==> v24: inputs <==
// multiplier
module multiplier (
    output Ready,
    output Valid,
    output [31:0] R,
    input [15:0] X,
    input [15:0] Y,
    input Clk,
    input Rst
);
    wire [31:0] tmpR;
    Mul mul_1 (tmpR, X, Y);
    Outputer o_0 (Ready, Valid, R, tmpR, Clk, Rst);
endmodule
Settings: LEC_CHECK=0, ABC_AREA=1, CAP_MARGIN=5, CORE_MARGIN=2, CORE_UTILIZATION=40, CTS_CLUSTER_DIAMETER=382, CTS_CLUSTER_SIZE=35, SLEW_MARGIN=20, TNS_END_PERCENT=10; clock period 13.0 ns.
run.sh (not shown) runs the stock make flow with config.mk's settings and CLKGATE_MAP_FILE=.
==> v19 (differences from v24) <==
- CAP_MARGIN: 5 -> 20
- CORE_UTILIZATION: 40 -> 70
- CTS_CLUSTER_DIAMETER: 382 -> 28
- CTS_CLUSTER_SIZE: 35 -> not set
- SETUP_SLACK_MARGIN: not set -> 2.14
- TNS_END_PERCENT: 10 -> not set
==> flow/constraint.sdc (replaced) <==
create_clock -name core_clock -period 8.75 [get_ports {Clk}]
set_input_delay 1.7500 -clock core_clock [delete_from_list [all_inputs] [get_ports {Clk}]]
set_output_delay 1.7500 -clock core_clock [all_outputs]
set_load 0.01 [all_outputs]
==> v8 (differences from v24) <==
- ABC_AREA: 1 -> not set
- CAP_MARGIN: 5 -> 20
- CELL_PAD_IN_SITES_DETAIL_PLACEMENT: not set -> 0
- CORE_ASPECT_RATIO: not set -> 1.88
- CORE_UTILIZATION: 40 -> 28
- CTS_CLUSTER_DIAMETER: 382 -> not set
- CTS_CLUSTER_SIZE: 35 -> 75
- MIN_ROUTING_LAYER: not set -> met1
- SETUP_SLACK_MARGIN: not set -> 0.69
- SLEW_MARGIN: 20 -> 10
- TNS_END_PERCENT: 10 -> 5
==> flow/constraint.sdc (replaced) <==
create_clock -name core_clock -period 9.48 [get_ports {Clk}]
set_input_delay 1.8960 -clock core_clock [delete_from_list [all_inputs] [get_ports {Clk}]]
set_output_delay 1.8960 -clock core_clock [all_outputs]
set_load 0.01 [all_outputs]
==> results <==
- v19 ended with an error in clock tree synthesis (4_1_cts). v24 produced a clean layout. v8 produced a layout that fails on negative setup slack.
- In v24 the critical path depth is higher than in v8, by 16.
- In v24 the sequential share of layout area is higher than in v8, by 1.8 points.
- In v8 the synthesized cell count is larger than in v24, by 17%.
- Clock skew is about the same in v24 and v8.
- Of v8 and v24, v8 has the higher via count (gap 33%, measured against v24).
- Against v24, the first-iteration DRC count of v8 is lower by 14%.
- Between v24 and v8, the lower utilization is in v8 (gap 10 points).

---

==> inputs of v9 <==
Starting RTL as in the previous note.
Settings: LEC_CHECK=0, ABC_AREA=0, CAP_MARGIN=20, CELL_PAD_IN_SITES_DETAIL_PLACEMENT=0, CORE_MARGIN=2, CORE_UTILIZATION=50, CTS_CLUSTER_DIAMETER=119, GPL_ROUTABILITY_DRIVEN=0, HOLD_SLACK_MARGIN=0.24, MAX_ROUTING_LAYER=met4, PLACE_DENSITY_LB_ADDON=0.0, SETUP_SLACK_MARGIN=2.99, SLEW_MARGIN=30, TNS_END_PERCENT=85; clock period 15.0 ns.
==> inputs of v14, as changes to v9 <==
- ABC_AREA: 0 -> 1
- CELL_PAD_IN_SITES_DETAIL_PLACEMENT: 0 -> unset
- CORE_UTILIZATION: 50 -> 70
- CTS_CLUSTER_DIAMETER: 119 -> 29
- GPL_ROUTABILITY_DRIVEN: 0 -> unset
- HOLD_SLACK_MARGIN: 0.24 -> unset
- MAX_ROUTING_LAYER: met4 -> unset
- PLACE_DENSITY_LB_ADDON: 0.0 -> unset
- SETUP_SLACK_MARGIN: 2.99 -> 2.14
- SLEW_MARGIN: 30 -> 20
- TNS_END_PERCENT: 85 -> unset
==> flow/constraint.sdc (replaced) <==
create_clock -name core_clock -period 8.75 [get_ports {Clk}]
set_input_delay 1.7500 -clock core_clock [delete_from_list [all_inputs] [get_ports {Clk}]]
set_output_delay 1.7500 -clock core_clock [all_outputs]
set_load 0.01 [all_outputs]
==> inputs of v23, as changes to v9 <==
- ABC_AREA: 0 -> unset
- CELL_PAD_IN_SITES_DETAIL_PLACEMENT: 0 -> unset
- CORE_UTILIZATION: 50 -> 66
- CTS_CLUSTER_DIAMETER: 119 -> unset
- GPL_ROUTABILITY_DRIVEN: 0 -> unset
- HOLD_SLACK_MARGIN: 0.24 -> unset
- MAX_ROUTING_LAYER: met4 -> unset
- PLACE_DENSITY_LB_ADDON: 0.0 -> unset
- SETUP_SLACK_MARGIN: 2.99 -> 2.14
- SLEW_MARGIN: 30 -> 20
- TNS_END_PERCENT: 85 -> unset
==> flow/constraint.sdc (replaced) <==
create_clock -name core_clock -period 8.75 [get_ports {Clk}]
set_input_delay 1.7500 -clock core_clock [delete_from_list [all_inputs] [get_ports {Clk}]]
set_output_delay 1.7500 -clock core_clock [all_outputs]
set_load 0.01 [all_outputs]
==> out/metrics.yaml <==
cells_and_area:
  fillers: 2127
  final_cells: 1910
  num-multi-input-gates: 1213
pwr:
  pwr-share-clk: 0.047
global_routing:
  use_met1: 0.510
place:
  detailed_place_hpwl_um: 34300
outcome:
  status: "finished clean"
route:
  met1Wirelength_um: 17700
  routed_via_density: 6.59
synthesis:
  simple_gate_share: 0.162
  synthTopCellsByArea: "fa_1 (15%), ha_1 (12%), a21oi_1 (6.5%)"
  syn_area_per_cell_sq_um: 7.19
floorplan:
  nWellTaps: 285
final_timing:
  setup_tns_ns: 0
That was v9.
==> out/metrics.yaml <==
global_routing:
  grt.total_usage: 0.798
  use_met1: 0.785
synthesis:
  synthTopCellsByArea: "fa_1 (15%), ha_1 (12%), a21oi_1 (6.5%)"
  synth_nets: 1802
  ys.flop_type: "dfxtp_1"
  simple_gate_share: 0.162
  syn_area_per_cell_sq_um: 7.19
outcome:
  firstError: "[ERROR GRT-0116] Global routing finished with congestion. Check the congestion regions in the DRC Viewer."
  status: "stopped before the end"
  lastStage: "global routing (5_1_grt)"
place:
  detailed_place_hpwl_um: 38700
That was v23.
==> out/metrics.yaml <==
outcome:
  lastStage: "clock tree synthesis (4_1_cts)"
  status: "stopped before the end"
  firstError: "[ERROR DPL-0038] Utilization greater than 100%, impossible to legalize"
synthesis:
  simple_gate_share: 0.166
  yosysWarnings: 1
  edf_count: 0
  ys_area_sq_um: 9450
  synthXorXnorAreaFrac: 0.0314
  synthTopCellsByArea: "fa_1 (18%), ha_1 (14%), inv_1 (10%)"
  syn_area_per_cell_sq_um: 7.03
place:
  detailed_place_hpwl_um: 34400
  gp_congestion: 1.14
floorplan:
  row_count: 42
  core_area_sq_um: 13200
  chipArea_sq_um: 14500
That was v14.

---

==> inputs of trial 46 <==
multiplier again, from the RTL that the note above started with.
export LEC_CHECK = 0
export CAP_MARGIN = 20
export CORE_MARGIN = 2
export CORE_UTILIZATION = 70
export CTS_CLUSTER_SIZE = 56
export PLACE_DENSITY_LB_ADDON = 0.28
export SETUP_SLACK_MARGIN = -0.67
export SLEW_MARGIN = 20
export TNS_END_PERCENT = 40
create_clock -name core_clock -period 11.1 [get_ports {Clk}]
==> inputs of trial 69, as changes to trial 46 <==
Settings changed: CORE_UTILIZATION 70 to 68, CTS_CLUSTER_SIZE 56 to 88, HOLD_SLACK_MARGIN set to -0.08, PLACE_DENSITY_LB_ADDON 0.28 to unset, SETUP_SLACK_MARGIN -0.67 to unset, TNS_END_PERCENT 40 to 5.
==> flow/constraint.sdc (replaced) <==
create_clock -name core_clock -period 11.9 [get_ports {Clk}]
set_input_delay 2.3800 -clock core_clock [delete_from_list [all_inputs] [get_ports {Clk}]]
set_output_delay 2.3800 -clock core_clock [all_outputs]
set_load 0.01 [all_outputs]
==> inputs of build 89, as changes to trial 46 <==
Settings changed: ABC_AREA set to 1, CAP_MARGIN 20 to 5, CORE_ASPECT_RATIO set to 1.37, CORE_UTILIZATION 70 to 41, CTS_CLUSTER_DIAMETER set to 382, CTS_CLUSTER_SIZE 56 to 99, PLACE_DENSITY set to 0.76, PLACE_DENSITY_LB_ADDON 0.28 to unset, TNS_END_PERCENT 40 to 10.
==> flow/constraint.sdc (replaced) <==
create_clock -name core_clock -period 13.0 [get_ports {Clk}]
set_input_delay 2.6000 -clock core_clock [delete_from_list [all_inputs] [get_ports {Clk}]]
set_output_delay 2.6000 -clock core_clock [all_outputs]
set_load 0.01 [all_outputs]
==> results <==
- Trial 69 completed and failed the layout checks on setup timing. Trial 46 failed in global routing. Build 89 completed without violations.
- Of build 89 and trial 69, build 89 has the higher critical path depth (gap 15).
- Combinational power: trial 69 is larger than build 89 (54%).
- In trial 46 the synthesized cell count is higher than in build 89, by about 17%.
- In build 89 the clock power is larger than in trial 69, by 15%.
- Design area: trial 69 is higher than build 89 (28%).
- In trial 69 the wire length is larger than in build 89, by about 28%.
- In first-iteration DRC count, trial 69 is at 2.9 times the value of build 89.
- Between build 89 and trial 69, the lower setup slack is in trial 69 (gap 1.3 ns).
- Of trial 69 and build 89, trial 69 has the higher via count (gap 37%, measured against build 89).
- In clock-buffer cell count, trial 69 and build 89 do not differ.
==> figures <==
Floorplan core area: trial 69 0.0164 sq mm; trial 46 0.0158 sq mm; build 89 0.0229 sq mm
Violation count after the first detailed-route iteration: trial 69 3388; trial 46 -; build 89 1182
Tool warnings: trial 69 63; trial 46 -; build 89 58
Post-route worst hold slack: trial 69 0.526 ns; trial 46 -; build 89 0.462 ns
Result of the run: trial 69 complete, but fails checks; trial 46 aborted with a tool error; build 89 complete, no violations
Stage where the flow stopped: trial 69 -; trial 46 global routing; build 89 -
Reasons for failing layout checks: trial 69 setup timing; trial 46 -; build 89 -
Count of buffering cells on the critical path with inverters included: trial 69 6; trial 46 -; build 89 14
Clock network fraction of total power: trial 69 3.3%; trial 46 -; build 89 5.6%
Startpoint kind of the worst setup timing path: trial 69 input port; trial 46 -; build 89 input port
Maximum fanout along the worst path: trial 69 3; trial 46 -; build 89 5
Antenna violation net count after detailed routing: trial 69 0; trial 46 -; build 89 0
Routability cong.: trial 69 1.15; trial 46 1.14; build 89 1.05
Power Combinational: trial 69 4.15 mW; trial 46 -; build 89 2.70 mW
Total Neg Setup Slack: trial 69 -1.16 ns; trial 46 -; build 89 0 ns
Critical path capture point: trial 69 o_0.R[31]$_SDFF_PP0_; trial 46 -; build 89 o_0.R[31]$_SDFF_PP0_
Worst hold path type: trial 69 flop to flop; trial 46 -; build 89 flop to flop
Total number of nets in the final design: trial 69 2011; trial 46 -; build 89 1679
Fraction of the mapped netlist area in adder cells: trial 69 27.1%; trial 46 27.1%; build 89 32.2%
Worst setup path startpoint: trial 69 X[0]; trial 46 -; build 89 X[1]
Final Max-Slew Violation Tally: trial 69 0; trial 46 -; build 89 0
Sum of met3 wire segment lengths after detailed routing: trial 69 8.89 mm; trial 46 -; build 89 3.03 mm
Setup clock skew after layout: trial 69 0.00432 ns; trial 46 -; build 89 0.00481 ns
Pwr Total: trial 69 4.42 mW; trial 46 -; build 89 2.99 mW

---

==> branch amber: inputs <==
Starting RTL as in the previous note.
clock: 15.0 ns
lec_check: 0
abc_area: 0
cap_margin: 20
cell_pad_in_sites_detail_placement: 0
core_margin: 2
core_utilization: 72
cts_cluster_diameter: 348
cts_cluster_size: 59
gpl_routability_driven: 0
hold_slack_margin: -0.1
max_routing_layer: met4
place_density_lb_addon: 0.0
setup_slack_margin: 2.62
slew_margin: 30
tns_end_percent: 85
==> inputs of branch nickel, as changes to branch amber <==
==> flow/config.mk (replaced) <==
export PLATFORM = sky130hd
export DESIGN_NAME = multiplier
export DESIGN_NICKNAME = multiplier
export VERILOG_FILES = /design/flow/design.v
export SDC_FILE = /design/flow/constraint.sdc
export NUM_CORES = 4
export LEC_CHECK = 0
export ABC_AREA = 1
export CAP_MARGIN = 35
export CELL_PAD_IN_SITES_DETAIL_PLACEMENT = 0
export CORE_MARGIN = 2
export CORE_UTILIZATION = 50
export CTS_CLUSTER_DIAMETER = 260
export CTS_CLUSTER_SIZE = 98
export GPL_ROUTABILITY_DRIVEN = 0
export HOLD_SLACK_MARGIN = 0.24
export MAX_ROUTING_LAYER = met4
export PLACE_DENSITY_LB_ADDON = 0.3
export SLEW_MARGIN = 5
export TNS_END_PERCENT = 5
==> results <==
- Against branch nickel, the area after synthesis of branch amber is higher by about 20%.
- Branch nickel completed without violations. Branch amber stopped in 5_1_grt, error GRT-0232.
- Of branch nickel and branch amber, branch amber has the higher synthesized cell count (gap about 15%, measured against branch amber).
- Against branch amber, the die size of branch nickel is larger by about 20%.

---

==> run M <==
multiplier again, from the RTL that the note above started with.
clock: 15.0 ns
lec_check: 0
abc_area: 0
cap_margin: 35
cell_pad_in_sites_detail_placement: 0
core_margin: 10
core_utilization: 50
cts_cluster_diameter: 260
cts_cluster_size: 98
gpl_routability_driven: 0
hold_slack_margin: -0.1
max_routing_layer: met4
place_density_lb_addon: 0.3
setup_slack_margin: -1.5
slew_margin: 5
tns_end_percent: 5
==> run E: changes against run M <==
==> flow/config.mk (replaced) <==
export PLATFORM = sky130hd
export DESIGN_NAME = multiplier
export DESIGN_NICKNAME = multiplier
export VERILOG_FILES = /design/flow/design.v
export SDC_FILE = /design/flow/constraint.sdc
export NUM_CORES = 4
export LEC_CHECK = 0
export ABC_AREA = 1
export CAP_MARGIN = 20
export CORE_MARGIN = 2
export CORE_UTILIZATION = 69
export CTS_CLUSTER_SIZE = 99
export PLACE_DENSITY = 0.36
export SLEW_MARGIN = 20
==> flow/constraint.sdc (replaced) <==
create_clock -name core_clock -period 5.66 [get_ports {Clk}]
set_input_delay 1.1320 -clock core_clock [delete_from_list [all_inputs] [get_ports {Clk}]]
set_output_delay 1.1320 -clock core_clock [all_outputs]
set_load 0.01 [all_outputs]
==> run A: changes against run M <==
==> flow/config.mk (replaced) <==
export PLATFORM = sky130hd
export DESIGN_NAME = multiplier
export DESIGN_NICKNAME = multiplier
export VERILOG_FILES = /design/flow/design.v
export SDC_FILE = /design/flow/constraint.sdc
export NUM_CORES = 4
export LEC_CHECK = 0
export CAP_MARGIN = 20
export CORE_MARGIN = 2
export CORE_UTILIZATION = 27
export SLEW_MARGIN = 20
==> flow/constraint.sdc (replaced) <==
create_clock -name core_clock -period 14.6 [get_ports {Clk}]
set_input_delay 2.9200 -clock core_clock [delete_from_list [all_inputs] [get_ports {Clk}]]
set_output_delay 2.9200 -clock core_clock [all_outputs]
set_load 0.01 [all_outputs]
==> results <==
- Against run A, the utilization of run M is higher by 24 points.
- Between run M and run E, the lower synthesized cell count is in run E (gap about 17%, measured against run E).
- Flip-flop count is the same in run M and run A.
- Against run M, the global-route usage of run A is lower by 7.9 points.
- Of run A and run M, run A has the higher combinational power (gap about 14%, measured against run M).
- Run E stopped in clock tree synthesis (4_1_cts) (DPL-0038). Run M produced a clean layout. Run A finished with timing, DRC and antenna clean.
- In run A the cell count is higher than in run M, by 15%.
- Count of clock-buffer cells in the layout is the same in run M and run A.
- In run M the critical path depth is lower than in run A, by 2.
==> figures <==
Run status: run M no timing/DRC/antenna violations; run A no timing/DRC/antenna violations; run E did not finish
Last stage reached: run M -; run A -; run E clock tree synthesis (4_1_cts)
Internal power component: run M 1100 uW; run A 1270 uW; run E -
Data-path buffer share of cell area in the final layout: run M 0.108; run A 0.123; run E -
Average size of a mapped cell: run M 7.19 um2; run A 7.19 um2; run E 7.03 um2
Met2 layer usage reported by global route: run M 0.440; run A 0.351; run E -
Hold Crit Class: run M reg -> reg; run A reg -> reg; run E -
Leading power group: run M combinational logic; run A combinational logic; run E -
Overall Power: run M 2420 uW; run A 2730 uW; run E -
Final Worst Setup Slack: run M 0.562 ns; run A 0.557 ns; run E -
Crit path max-delay cell type: run M sky130_fd_sc_hd__or4b_4; run A sky130_fd_sc_hd__or4b_4; run E -
Final slew viol count: run M 0; run A 0; run E -
Total routing usage reported by global routing: run M 0.305; run A 0.226; run E -
Total Wirelength: run M 44000 um; run A 50100 um; run E -
Initial cell density of the core: run M 0.504; run A 0.272; run E 0.711
Area taken by multi-input logic gates: run M 9280 um2; run A 9360 um2; run E -
Synth Area in Simple Gates: run M 0.162; run A 0.162; run E 0.166
Logic gate fraction of the total cell area: run M 0.737; run A 0.706; run E -
Count of warning messages emitted by the tools: run M 58; run A 58; run E -
Power is estimated from default activity; no workload was simulated.
